wip/fjord:
==> flow/design.v <==
`timescale 1ns/1ps
module top(
	input clk,
	input rst,
	input valid,
	input dir,
	input signed [31:0] n,
	output [31:0] zeroCount,
	output signed [31:0] xOut
);
	reg signed [31:0] xReg;
	wire signed [31:0] xNext;
	always @(posedge clk or posedge rst)begin
		if(rst) xReg<=32'sd50;
		else if(valid) xReg<=xNext;
	end
	assign xOut=xReg;
	wire signed[31:0] signedN;
	assign signedN=dir? n: -n;
	wire signed [31:0] addOut;
	wire signed [31:0] modOut;
	wire signed [31:0] normOut;
	wire zeroHit;
	adder uAdd(.a(xReg), .b(signedN), .sum(addOut));
	modulo uMod(.in(addOut), .out(modOut));
	normalize uNorm(.in(modOut), .out(normOut));
	comparator uCmp(.in(normOut), .zero(zeroHit));
	assign xNext=normOut;
	counter uCnt(
		.clk(clk),
		.rst(rst),
		.inc(valid&zeroHit),
		.count(zeroCount)
	);
endmodule
module adder(
	input signed [31:0] a,
	input signed [31:0] b,
	output signed [31:0] sum
);
	assign sum=a+b;
endmodule
module modulo(
	input signed [31:0] in,
	output signed [31:0] out
);
	assign out=in%100;
endmodule
module normalize(
	input signed [31:0] in,
	output signed [31:0] out
);
	assign out=(in<0)? (in+100): in;
endmodule
module comparator(
	input signed [31:0] in,
	output zero
);
	assign zero = (in==0);
endmodule
module counter(
	input clk,
	input rst,
	input inc,
	output reg [31:0] count
);
	always @(posedge clk or posedge rst)begin
		if(rst) count<=32'd0;
		else if(inc) count<=count+1;
	end
endmodule
export LEC_CHECK = 0
export ABC_AREA = 1
export CAP_MARGIN = 20
export CORE_MARGIN = 2
export CORE_UTILIZATION = 72
export CTS_CLUSTER_DIAMETER = 229
export MAX_ROUTING_LAYER = met4
export PLACE_DENSITY_LB_ADDON = 0.2
export SLEW_MARGIN = 20
export TNS_END_PERCENT = 5
create_clock -name core_clock -period 19.3 [get_ports {clk}]
run.sh (not shown) runs the stock make flow with config.mk's settings and CLKGATE_MAP_FILE=.
wip/fjord is listed as incomplete: the tool reported an error in clock tree synthesis and the run ended there.
> inputs changed (wip/fjord -> wip/ember)
Settings: clearing CTS_CLUSTER_DIAMETER, which used to be 229; clearing ABC_AREA, which used to be 1; swapping 72 for 34 in CORE_UTILIZATION; clearing MAX_ROUTING_LAYER, which used to be met4; clearing TNS_END_PERCENT, which used to be 5; clearing PLACE_DENSITY_LB_ADDON, which used to be 0.2; swapping 19.3 for 32.6 in the clock period (ns, I/O delays scaled along).
==> results <==
- wip/ember reached the end of the flow, and the finished layout is clean on the timing, design-rule and antenna checks.
- Delta (wip/ember minus wip/fjord): starting density of the core now sits lower, cell area after technology mapping now sits higher, die size now sits higher.
- Note that the number of instances in the synthesized netlist recorded for wip/fjord amounts to 1.2 times the value seen in wip/ember.
- Against wip/fjord, chip area line of the yosys report in wip/ember rose by a few percent.
- Between wip/ember and wip/fjord, it is wip/ember whose share of the yosys chip area belonging to registers is lower, by 0.49 points.
- Die height grows by more than a quarter when moving from wip/fjord to wip/ember.
The inputs of wip/willow differ from those of wip/ember as listed below.
Settings: a change of CORE_UTILIZATION from 34 to 61; a change of the clock period (ns, I/O delays scaled along) from 32.6 to 11.6.
==> comparison <==
Cell area reported after detailed placement in wip/willow is about 34% higher than in wip/ember
Number of rows created at floorplan shrinks by more than a quarter when moving from wip/ember to wip/willow.
The chip area in wip/willow sits about 44% below the value recorded for wip/ember.
Taking wip/ember as the reference, in wip/willow pre-placement core utilization rose 28 points, synthesized net count did not really move.
Half-perimeter wire length after detailed placement of wip/willow exceeds that of wip/ember by more than a quarter.
wip/willow vs. wip/ember: number of cells in the design after placement increased by 379 relative to the old numbers; vertical extent of the die fell by 25%.
The flow did not stop early for wip/ember: all stages ran, and the layout cleared the timing, design-rule and antenna checks.
wip/willow never completed; the flow aborted with a tool error in clock tree synthesis.

---

Starts from the design.v that is shown in full above.
Settings: LEC_CHECK=0, CAP_MARGIN=20, CELL_PAD_IN_SITES_DETAIL_PLACEMENT=0, CELL_PAD_IN_SITES_GLOBAL_PLACEMENT=0, CORE_MARGIN=2, CORE_UTILIZATION=48, CTS_CLUSTER_DIAMETER=330, CTS_CLUSTER_SIZE=37, GPL_ROUTABILITY_DRIVEN=0, MAX_ROUTING_LAYER=met5, MIN_ROUTING_LAYER=met1, PLACE_DENSITY=0.41, SLEW_MARGIN=20, TNS_END_PERCENT=100; clock period 24.9 ns.
The first run ran to the end with violations: setup timing.
Next try:
Settings changed: CELL_PAD_IN_SITES_DETAIL_PLACEMENT 0 to not set, CELL_PAD_IN_SITES_GLOBAL_PLACEMENT 0 to not set, CORE_UTILIZATION 48 to 59, CTS_CLUSTER_DIAMETER 330 to not set, CTS_CLUSTER_SIZE 37 to not set, GPL_ROUTABILITY_DRIVEN 0 to not set, MAX_ROUTING_LAYER met5 to not set, MIN_ROUTING_LAYER met1 to not set, PLACE_DENSITY 0.41 to not set, TNS_END_PERCENT 100 to not set.
Clock period 24.9 ns to 22.7 ns, I/O delays scaled along.
- Now the flow aborted during global routing (5_1_grt) on GRT-0116
- synthesized area is unchanged
- synthesized cell count stays the same
- die area falls by about a fifth
Next try:
Settings changed: ABC_AREA set to 1, CORE_UTILIZATION 59 to 69, CTS_CLUSTER_SIZE set to 99, TNS_END_PERCENT set to 5.
Clock period 22.7 ns to 22.1 ns, I/O delays scaled along.
Result: Now the flow finished but failed the layout checks on setup timing. Die size goes down by 17%. Synthesized area fell by about 4%. Synthesized cell count went up by about 22%.
Next try:
Settings changed: ABC_AREA 1 to not set, CORE_UTILIZATION 69 to 50, CTS_CLUSTER_SIZE 99 to not set, SETUP_SLACK_MARGIN set to -0.3, TNS_END_PERCENT 5 to not set.
Clock period 22.1 ns to 18.1 ns, I/O delays scaled along.
Outcome: The changed run completed, yet does not pass: setup timing. Via count came out higher by 10%. Critical path depth came out lower by 50. Worst setup slack gets worse by 5.2 ns. Final area came out higher by 36%.
Next try:
Settings changed: CORE_UTILIZATION 50 to 66, CTS_CLUSTER_SIZE set to 39, SETUP_SLACK_MARGIN -0.3 to 2.84.
Clock period 18.1 ns to 22.7 ns, I/O delays scaled along.
Result: This time the run died in clock tree synthesis (4_1_cts), error DPL-0038. Die area goes down by about 24%. Area after synthesis is unchanged. Synthesized cell count is unchanged.
Next try:
Settings changed: CORE_UTILIZATION 66 to 40, CTS_CLUSTER_SIZE 39 to not set, SETUP_SLACK_MARGIN 2.84 to not set.
Clock period 22.7 ns to 34.0 ns, I/O delays scaled along.
The changed run passed the timing, design-rule and antenna checks. Area after synthesis is unchanged. Die area rose by 63%. Synthesized cell count is unchanged.

---

Starts from the design.v that is shown in full above.
make LEC_CHECK=0 CAP_MARGIN=20 CORE_MARGIN=9 CORE_UTILIZATION=59 CTS_CLUSTER_SIZE=100 GPL_ROUTABILITY_DRIVEN=0 SETUP_SLACK_MARGIN=-2.0 SLEW_MARGIN=20 TNS_END_PERCENT=15 finish   # period 34.0 ns
The starting point ran to the end with no violations.
Rerun with:
Settings changed: ABC_AREA from default to 0, CELL_PAD_IN_SITES_GLOBAL_PLACEMENT from default to 1, CORE_ASPECT_RATIO from default to 0.5, CORE_MARGIN 9 to 2, CORE_UTILIZATION 59 to 40, CTS_CLUSTER_DIAMETER from default to 77, CTS_CLUSTER_SIZE 100 to default, GPL_ROUTABILITY_DRIVEN 0 to default, SETUP_SLACK_MARGIN -2.0 to -1.18, TNS_END_PERCENT 15 to default.
Cell area rises by 1.7%.
Setup slack gets better by 73 ps.
Worst hold slack gets worse by 15 ps.
Core utilization falls by 20 points.
Fmax is about the same.
Global-route usage falls by 3.1 points.
Rerun with:
Settings changed: ABC_AREA 0 to 1, CELL_PAD_IN_SITES_GLOBAL_PLACEMENT 1 to default, CORE_ASPECT_RATIO 0.5 to default, CORE_UTILIZATION 40 to 48, CTS_CLUSTER_DIAMETER 77 to default, GPL_TIMING_DRIVEN from default to 0, HOLD_SLACK_MARGIN from default to 0.29, MAX_ROUTING_LAYER from default to met4, SETUP_SLACK_MARGIN -1.18 to default.
After rerunning: Worst hold slack gains 42 ps; wire length falls by 21%; maximum frequency rises by about 36%; utilization rises by 9.2 points; die size falls by 20%; setup slack gains 8800 ps; clock-buffer cell count falls by 2; cell count rises by 15%; first-iteration DRC count falls by about 40%; synthesized area falls by about 4%.
Rerun with:
Settings changed: ABC_AREA 1 to default, CORE_UTILIZATION 48 to 59, CTS_CLUSTER_SIZE from default to 100, GPL_TIMING_DRIVEN 0 to default, HOLD_SLACK_MARGIN 0.29 to default, MAX_ROUTING_LAYER met4 to default, SETUP_SLACK_MARGIN from default to -2.0.
=> Non-clock buffer count fell by 9. Via count rose by 7.9%. Register-to-register slack gets worse by 9000 ps. Count of clock-buffer cells in the layout rose by 1.

---

north:
// top: RTL as listed in full above, without the edits since
clock: 34.0 ns
lec_check: 0
abc_area: 0
cap_margin: 20
cell_pad_in_sites_global_placement: 0
core_aspect_ratio: 0.5
core_margin: 2
core_utilization: 62
cts_cluster_diameter: 391
cts_cluster_size: 98
setup_slack_margin: -1.65
slew_margin: 20
### north -> south
Settings: SETUP_SLACK_MARGIN: -1.65 -> -1.18; CTS_CLUSTER_DIAMETER: 391 -> 77.
## What came out
- The post-layout minimum cycle time on north is in line with that on south.
- In terms of footprint of the multi-input gates, south and north differ only marginally.
- Re buffer and inverter count on the worst path: no difference whatsoever between north and south.
- Summary of south over north: number of buffers inserted during clock tree synthesis about even; final cell count closely matched the old numbers; sequential share of layout area now sits at about the same level.
- There was hardly any difference in worst setup margin between north and south.
- Reported for north and south, final setup violation count turned out identical to the last digit.
Modified inputs, east compared to south
Settings: changing SETUP_SLACK_MARGIN from -1.18 to -2.0; setting HOLD_SLACK_MARGIN to 0.25 for the first time.
Findings:
Diff east..south | number of detailed-routing iterations run before antenna repair | unchanged. Routed wire length: east vs south — no meaningful difference. Comparing east against south, there is no change at all in floorplan die area. From south to east, final cycle utilization of the critical path did not move at all. east vs. south: global-route usage essentially unchanged; net count of the finished layout essentially unchanged; final weighted congestion in routability-driven placement about even.
> inputs changed (east -> west)
Settings: putting MAX_ROUTING_LAYER at met4 where nothing was set; clearing ABC_AREA, which used to be 0; clearing SETUP_SLACK_MARGIN, which used to be -2.0; swapping 20 for 10 in CAP_MARGIN; putting MIN_ROUTING_LAYER at met2 where nothing was set; putting TNS_END_PERCENT at 5 where nothing was set; putting GPL_TIMING_DRIVEN at 0 where nothing was set; swapping 77 for 43 in CTS_CLUSTER_DIAMETER; swapping 62 for 37 in CORE_UTILIZATION; swapping 0.5 for 0.73 in CORE_ASPECT_RATIO; swapping 0.25 for -0.05 in HOLD_SLACK_MARGIN; clearing CELL_PAD_IN_SITES_GLOBAL_PLACEMENT, which used to be 0; clearing CTS_CLUSTER_SIZE, which used to be 98; swapping 2 for 5 in CORE_MARGIN.
Notes after the runs:
- west vs east on data required time at the worst endpoint: west is the lower one.
- Run comparison: west global-route layer with the greatest usage met3; east global-route layer with the greatest usage met2
- Going from east to west, number of standard-cell rows in the floorplan grows by about 60%.
- west vs. east: routed wire length has increased, register clock-pin slew on the reported worst setup and hold paths has remained practically unchanged.
- [compare] base=east new=west: final design utilization shows a reduction of 27 points; routability-driven placement congestion ratio decreased by 0.027 relative to the old numbers.
- The destination of the critical timing path comes out uCnt.count[11] in one run and uCnt.count[1] in the other, namely in west and east respectively.
